==> v15: inputs <==
## datapath
module datapath(clk, rst, sw, seg0, seg1,seg2,seg3, mem_addr, mem_wdata, mem_we, mem_rdata);
Settings: LEC_CHECK=0, ABC_AREA=1, CAP_MARGIN=30, CELL_PAD_IN_SITES_DETAIL_PLACEMENT=0, CORE_ASPECT_RATIO=1.05, CORE_MARGIN=4, CORE_UTILIZATION=29, CTS_CLUSTER_DIAMETER=62, CTS_CLUSTER_SIZE=45, GPL_ROUTABILITY_DRIVEN=1, GPL_TIMING_DRIVEN=0, MAX_ROUTING_LAYER=met4, PLACE_DENSITY_LB_ADDON=0.11, SETUP_SLACK_MARGIN=0.85, SLEW_MARGIN=5, TNS_END_PERCENT=40; clock period 8.97 ns.
run.sh (not shown) runs the stock make flow with config.mk's settings and CLKGATE_MAP_FILE=.
==> v32 (differences from v15) <==
CAP_MARGIN = 20   (was 30)
CELL_PAD_IN_SITES_DETAIL_PLACEMENT = unset   (was 0)
CORE_ASPECT_RATIO = unset   (was 1.05)
CORE_MARGIN = 2   (was 4)
CORE_UTILIZATION = 70   (was 29)
CTS_CLUSTER_DIAMETER = 59   (was 62)
CTS_CLUSTER_SIZE = unset   (was 45)
GPL_ROUTABILITY_DRIVEN = unset   (was 1)
GPL_TIMING_DRIVEN = unset   (was 0)
PLACE_DENSITY = 0.66   (was unset)
PLACE_DENSITY_LB_ADDON = unset   (was 0.11)
SETUP_SLACK_MARGIN = -0.5   (was 0.85)
SLEW_MARGIN = 20   (was 5)
TNS_END_PERCENT = unset   (was 40)
==> flow/constraint.sdc (replaced) <==
create_clock -name core_clock -period 8.11 [get_ports {clk}]
set_input_delay 1.6220 -clock core_clock [delete_from_list [all_inputs] [get_ports {clk}]]
set_output_delay 1.6220 -clock core_clock [all_outputs]
set_load 0.01 [all_outputs]
==> v36 (differences from v15) <==
ABC_AREA = unset   (was 1)
CAP_MARGIN = 20   (was 30)
CELL_PAD_IN_SITES_DETAIL_PLACEMENT = unset   (was 0)
CORE_ASPECT_RATIO = unset   (was 1.05)
CORE_MARGIN = 2   (was 4)
CORE_UTILIZATION = 61   (was 29)
CTS_CLUSTER_DIAMETER = unset   (was 62)
CTS_CLUSTER_SIZE = unset   (was 45)
GPL_ROUTABILITY_DRIVEN = unset   (was 1)
GPL_TIMING_DRIVEN = unset   (was 0)
MAX_ROUTING_LAYER = unset   (was met4)
PLACE_DENSITY_LB_ADDON = unset   (was 0.11)
SETUP_SLACK_MARGIN = 1.81   (was 0.85)
SLEW_MARGIN = 20   (was 5)
TNS_END_PERCENT = unset   (was 40)
==> flow/constraint.sdc (replaced) <==
create_clock -name core_clock -period 6.19 [get_ports {clk}]
set_input_delay 1.2380 -clock core_clock [delete_from_list [all_inputs] [get_ports {clk}]]
set_output_delay 1.2380 -clock core_clock [all_outputs]
set_load 0.01 [all_outputs]
==> v34 (differences from v15) <==
CORE_ASPECT_RATIO = 1.7   (was 1.05)
CTS_CLUSTER_SIZE = 82   (was 45)
SETUP_SLACK_MARGIN = -0.09   (was 0.85)
==> results <==
v34 finished but fails on setup timing. v32 reached the layout checks and failed them: setup timing. v15 finished with timing, DRC and antenna clean. v36 died in global routing (5_1_grt) on GRT-0232. Sequential share of layout area: v15 < v32 < v34. The lowest die area belongs to v32, the highest to v34. Against v34, the worst setup slack of v15 is better by 0.62 ns. Between v34 and v32, the lower utilization is in v34 (gap 50 points). Routed wire length, lowest first: v32, v15, v34. Via count: v34 < v15 < v32. Register-to-register slack, highest first: v15, v34, v32. Cell count: v15 > v34 > v32.

* * *

==> inputs of job 3794 <==
Starting RTL as in the previous note.
==> flow/config.mk <==
export PLATFORM = sky130hd
export DESIGN_NAME = datapath
export DESIGN_NICKNAME = datapath
export VERILOG_FILES = /design/flow/design.v
export SDC_FILE = /design/flow/constraint.sdc
export NUM_CORES = 4
export LEC_CHECK = 0
export ABC_AREA = 1
export CAP_MARGIN = 20
export CORE_ASPECT_RATIO = 1.7
export CORE_MARGIN = 2
export CORE_UTILIZATION = 63
export CTS_CLUSTER_DIAMETER = 139
export MAX_ROUTING_LAYER = met4
export PLACE_DENSITY_LB_ADDON = 0.03
export SLEW_MARGIN = 20
export TNS_END_PERCENT = 40
==> flow/constraint.sdc <==
create_clock -name core_clock -period 8.04 [get_ports {clk}]
set_input_delay 1.6080 -clock core_clock [delete_from_list [all_inputs] [get_ports {clk}]]
set_output_delay 1.6080 -clock core_clock [all_outputs]
set_load 0.01 [all_outputs]
==> job 9791: changes against job 3794 <==
--- a/flow/config.mk
+++ b/flow/config.mk
@@ -9,9 +9,8 @@
 export CAP_MARGIN = 20
-export CORE_ASPECT_RATIO = 1.7
 export CORE_MARGIN = 2
-export CORE_UTILIZATION = 63
-export CTS_CLUSTER_DIAMETER = 139
+export CORE_UTILIZATION = 72
+export CTS_CLUSTER_DIAMETER = 243
 export MAX_ROUTING_LAYER = met4
-export PLACE_DENSITY_LB_ADDON = 0.03
+export PLACE_DENSITY_LB_ADDON = 0.01
+export SETUP_SLACK_MARGIN = -0.45
 export SLEW_MARGIN = 20
-export TNS_END_PERCENT = 40
==> flow/constraint.sdc (replaced) <==
create_clock -name core_clock -period 8.32 [get_ports {clk}]
set_input_delay 1.6640 -clock core_clock [delete_from_list [all_inputs] [get_ports {clk}]]
set_output_delay 1.6640 -clock core_clock [all_outputs]
set_load 0.01 [all_outputs]
==> job 1747: changes against job 3794 <==
==> flow/config.mk (replaced) <==
export PLATFORM = sky130hd
export DESIGN_NAME = datapath
export DESIGN_NICKNAME = datapath
export VERILOG_FILES = /design/flow/design.v
export SDC_FILE = /design/flow/constraint.sdc
export NUM_CORES = 4
export LEC_CHECK = 0
export CAP_MARGIN = 20
export CORE_MARGIN = 2
export CORE_UTILIZATION = 64
export PLACE_DENSITY_LB_ADDON = 0.08
export SETUP_SLACK_MARGIN = -0.45
export SLEW_MARGIN = 20
==> flow/constraint.sdc (replaced) <==
create_clock -name core_clock -period 8.86 [get_ports {clk}]
set_input_delay 1.7720 -clock core_clock [delete_from_list [all_inputs] [get_ports {clk}]]
set_output_delay 1.7720 -clock core_clock [all_outputs]
set_load 0.01 [all_outputs]
==> job 287: changes against job 3794 <==
==> flow/config.mk (replaced) <==
export PLATFORM = sky130hd
export DESIGN_NAME = datapath
export DESIGN_NICKNAME = datapath
export VERILOG_FILES = /design/flow/design.v
export SDC_FILE = /design/flow/constraint.sdc
export NUM_CORES = 4
export LEC_CHECK = 0
export CAP_MARGIN = 20
export CORE_MARGIN = 4
export CORE_UTILIZATION = 59
export SLEW_MARGIN = 20
==> flow/constraint.sdc (replaced) <==
create_clock -name core_clock -period 9.23 [get_ports {clk}]
set_input_delay 1.8460 -clock core_clock [delete_from_list [all_inputs] [get_ports {clk}]]
set_output_delay 1.8460 -clock core_clock [all_outputs]
set_load 0.01 [all_outputs]
==> comparison table <==
| metric | job 287 | job 3794 | job 1747 | job 9791 |
|---|---|---|---|---|
| Run status | no timing/DRC/antenna violations | stopped before the end | complete, but fails checks | complete, but fails checks |
| Failing step | - | 5_1_grt | - | - |
| Violated checks | - | - | setup timing | setup timing |
| Portion of synthesized cell area occupied by the leading cell type | 27.5% | 27.3% | 27.5% | 27.3% |
| Count of plain and timing-repair buffers in the layout | 362 | - | 450 | 374 |
| Placeable core region | 0.0493 mm^2 | 0.0471 mm^2 | 0.0456 mm^2 | 0.0409 mm^2 |
| Cell repeated most along the worst path | sky130_fd_sc_hd__fa_1 | - | sky130_fd_sc_hd__buf_4 | sky130_fd_sc_hd__buf_4 |
| Amount of wire on met3 after detailed routing | 14800 um | - | 15600 um | 22600 um |
| Worst slew pin tran | 1.12 ns | - | 1.13 ns | 1.21 ns |
| Final Non-Filler Cells | 4070 | - | 4091 | 4770 |
| Placed insts | 3982 | 4848 | 4011 | 4675 |
| DR vias/cell | 6.94 | - | 7.02 | 6.92 |
| Net count entering floorplan | 3587 | 4355 | 3587 | 4355 |
| Post-CTS Repair Setup Buffers | 3 | 7 | 2 | 0 |
| Post-synthesis area per instance | 9.30 um^2 | 7.55 um^2 | 9.30 um^2 | 7.55 um^2 |
| Number of flip-flops and latches | 342 | - | 342 | 342 |

* * *

==> build 76 <==
datapath again, from the RTL that the note above started with.
clock: 5.03 ns
lec_check: 0
cap_margin: 15
cell_pad_in_sites_global_placement: 1
core_aspect_ratio: 1.77
core_margin: 4
core_utilization: 30
cts_cluster_diameter: 274
gpl_timing_driven: 0
place_density_lb_addon: 0.05
setup_slack_margin: 1.16
slew_margin: 20
==> inputs of trial 83, as changes to build 76 <==
- CELL_PAD_IN_SITES_GLOBAL_PLACEMENT: 1 -> unset
- CORE_ASPECT_RATIO: 1.77 -> unset
- CORE_MARGIN: 4 -> 10
- CORE_UTILIZATION: 30 -> 21
- CTS_CLUSTER_DIAMETER: 274 -> 73
- GPL_TIMING_DRIVEN: 0 -> unset
- MIN_ROUTING_LAYER: unset -> met1
- PLACE_DENSITY: unset -> 0.79
- PLACE_DENSITY_LB_ADDON: 0.05 -> unset
- SETUP_SLACK_MARGIN: 1.16 -> 1.27
==> flow/constraint.sdc (replaced) <==
create_clock -name core_clock -period 6.02 [get_ports {clk}]
set_input_delay 1.2040 -clock core_clock [delete_from_list [all_inputs] [get_ports {clk}]]
set_output_delay 1.2040 -clock core_clock [all_outputs]
set_load 0.01 [all_outputs]
==> out/metrics.yaml <==
status:
  status: "complete, but fails checks"
  failed_checks: "setup timing"
sta:
  worst_slack_ns: -4.07
  setup_viol: 46
  period_used_pct: 181
min_path:
  min_from: "alu_inst.mul_accumulator.Q[2]"
placed_design:
  gp_congestion: 0.994
finish:
  clkCellAreaFrac_pct: 2.88
global_route:
  grt_max_degree: 33
[end of results for build 76]
==> out/metrics.yaml <==
route:
  viasPerCell: 5.20
  detail-route-antenna-nets: 0
  wl_met2_um: 58600
min_path:
  min_path_type: "reg -> reg"
  min_from: "instruction_register.Q[1]"
finish:
  seq_share_pct: 19.4
sta:
  worst_slack_ns: -2.72
  setup_viol: 32
  period_used_pct: 145
die:
  tap_cells: 1876
worst_setup_path:
  required_ns: 6.49
status:
  failed_checks: "setup timing"
  status: "complete, but fails checks"
global_route:
  grt_max_degree: 131
placed_design:
  gp_congestion: 0.997
synth:
  ys.flop_type: "dfrtp_1"
[end of results for trial 83]

* * *

==> trial 48: inputs <==
Starting RTL as in the previous note.
clock: 3.05 ns
lec_check: 0
cap_margin: 20
core_margin: 2
core_utilization: 70
cts_cluster_diameter: 30
cts_cluster_size: 24
place_density: 0.55
setup_slack_margin: 0.79
slew_margin: 20
==> inputs of build 87, as changes to trial 48 <==
Settings changed: CORE_UTILIZATION 70 to 65, CTS_CLUSTER_DIAMETER 30 to not set, CTS_CLUSTER_SIZE 24 to not set, MAX_ROUTING_LAYER set to met4, PLACE_DENSITY 0.55 to not set, SETUP_SLACK_MARGIN 0.79 to not set.
==> flow/constraint.sdc (replaced) <==
create_clock -name core_clock -period 7.9 [get_ports {clk}]
set_input_delay 1.5800 -clock core_clock [delete_from_list [all_inputs] [get_ports {clk}]]
set_output_delay 1.5800 -clock core_clock [all_outputs]
set_load 0.01 [all_outputs]
==> inputs of build 17, as changes to trial 48 <==
Settings changed: CAP_MARGIN 20 to 15, CORE_UTILIZATION 70 to 72, CTS_CLUSTER_DIAMETER 30 to not set, CTS_CLUSTER_SIZE 24 to not set, PLACE_DENSITY 0.55 to 0.42, SETUP_SLACK_MARGIN 0.79 to -0.64.
==> flow/constraint.sdc (replaced) <==
create_clock -name core_clock -period 6.74 [get_ports {clk}]
set_input_delay 1.3480 -clock core_clock [delete_from_list [all_inputs] [get_ports {clk}]]
set_output_delay 1.3480 -clock core_clock [all_outputs]
set_load 0.01 [all_outputs]
==> impl_metrics.yaml <==
# implementation run metrics
placed_design:
  gp_congestion: 1.097
  post_dp_cell_area_um2: 35030
  io_buffers: 82
  numPlacedInstances: 4152
  worst_case_setup_slack_after_placement_ps: -2182
run_status:
  stop_stage: "5_1_grt"
  stop_error: "[ERROR GRT-0116] Global routing finished with congestion. Check the congestion regions in the DRC Viewer."
  outcome: "aborted with a tool error"
die:
  floorplan.core_area_um2: 40740
  die_area_um2: 42780
  floorplan.die.height_um: 206.8
  fp_util: 0.7271
  num_rows: 74
synthesis:
  ys_chip_area_um2: 29620
[end of results for build 17]
==> impl_metrics.yaml <==
# implementation run metrics
run_status:
  outcome: "aborted with a tool error"
  stop_stage: "4_1_cts"
  stop_error: "[ERROR DPL-0038] Utilization greater than 100%, impossible to legalize"
placed_design:
  gp_congestion: 1.149
  worst_case_setup_slack_after_placement_ps: -5922
  post_dp_cell_area_um2: 38720
  io_buffers: 82
  numPlacedInstances: 4472
die:
  num_rows: 75
  fp_util: 0.7077
  floorplan.die.height_um: 209.7
  die_area_um2: 43980
  floorplan.core_area_um2: 41850
synthesis:
  synth.most_common_cell: "sky130_fd_sc_hd__nand2_1"
  ys_chip_area_um2: 29620
[end of results for trial 48]
==> impl_metrics.yaml <==
# yosys + openroad results
final_timing:
  final.setup.worst_slack_ps: -1228
  report.final.setup_viol: 25
die:
  floorplan.core_area_um2: 45190
  fp_util: 0.6555
placed_design:
  io_buffers: 82
  gp_congestion: 1.115
  numPlacedInstances: 4085
  post_dp_cell_area_um2: 34190
run_status:
  outcome: "finished with violations"
  failed_layout_checks: "negative setup slack"
critical_path:
  rr_startpoint: "control_unit_inst.state_reg.Q[0]$_DFF_PP0_"
[end of results for build 87]

* * *

==> job 9344: inputs <==
datapath again, from the RTL that the note above started with.
==> flow/config.mk <==
export PLATFORM = sky130hd
export DESIGN_NAME = datapath
export DESIGN_NICKNAME = datapath
export VERILOG_FILES = /design/flow/design.v
export SDC_FILE = /design/flow/constraint.sdc
export NUM_CORES = 4
export LEC_CHECK = 0
export ABC_AREA = 1
export CAP_MARGIN = 0
export CORE_MARGIN = 2
export CORE_UTILIZATION = 72
export CTS_CLUSTER_DIAMETER = 243
export MAX_ROUTING_LAYER = met4
export PLACE_DENSITY_LB_ADDON = 0.01
export SETUP_SLACK_MARGIN = -0.45
export SLEW_MARGIN = 20
==> flow/constraint.sdc <==
create_clock -name core_clock -period 7.91 [get_ports {clk}]
set_input_delay 1.5820 -clock core_clock [delete_from_list [all_inputs] [get_ports {clk}]]
set_output_delay 1.5820 -clock core_clock [all_outputs]
set_load 0.01 [all_outputs]
==> job 165 (differences from job 9344) <==
Settings changed: CAP_MARGIN 0 to 20, CTS_CLUSTER_DIAMETER 243 to 372, CTS_CLUSTER_SIZE set to 99, MAX_ROUTING_LAYER met4 to unset, PLACE_DENSITY_LB_ADDON 0.01 to unset, SETUP_SLACK_MARGIN -0.45 to 0.74.
==> flow/constraint.sdc (replaced) <==
create_clock -name core_clock -period 3.48 [get_ports {clk}]
set_input_delay 0.6960 -clock core_clock [delete_from_list [all_inputs] [get_ports {clk}]]
set_output_delay 0.6960 -clock core_clock [all_outputs]
set_load 0.01 [all_outputs]
==> job 4741 (differences from job 9344) <==
Settings changed: ABC_AREA 1 to unset, CAP_MARGIN 0 to 20, CTS_CLUSTER_DIAMETER 243 to 269, HOLD_SLACK_MARGIN set to -0.1, PLACE_DENSITY_LB_ADDON 0.01 to unset, SETUP_SLACK_MARGIN -0.45 to 1.14.
==> flow/constraint.sdc (replaced) <==
create_clock -name core_clock -period 9.3 [get_ports {clk}]
set_input_delay 1.8600 -clock core_clock [delete_from_list [all_inputs] [get_ports {clk}]]
set_output_delay 1.8600 -clock core_clock [all_outputs]
set_load 0.01 [all_outputs]
==> run notes <==
Measured against the total synthesized area, the mux share comes to 8.47%. The tool reported: "[ERROR GRT-0232] Routing congestion too high. Check the congestion heatmap in the GUI". Measured along the y axis, the die boundary spans 207 um. For this run, the chip area from Yosys synthesis comes to 29,600 um2. The flow did not finish. Per the OpenROAD floorplan log, the area of the die is 42,800 um2. Counting every sink on the clock net gives 342.

Last stage reached: global routing (5_1_grt).
the above is filed under job 4741

==> run notes <==
The run stopped with a tool error. The last stage reached was clock tree synthesis (4_1_cts). The first error in the log reads "[ERROR DPL-0033] detailed placement checks failed during check placement".

The multiplexer share of the synthesized area is 0%.
the above is filed under job 165

==> run notes <==
The run finished, with violations left. A clean result was blocked by negative setup slack. Yosys reports a chip area of 29,900 um2. The CTS H-tree depth was 2. The count of clock tree sinks is 342, and the worst-case setup margin in the final layout is -546 ps.

The endpoint of the lowest-slack register-to-register path was alu_inst.mul_accumulator.Q[2]. Final tally of setup violations: 24.
the above is filed under job 9344

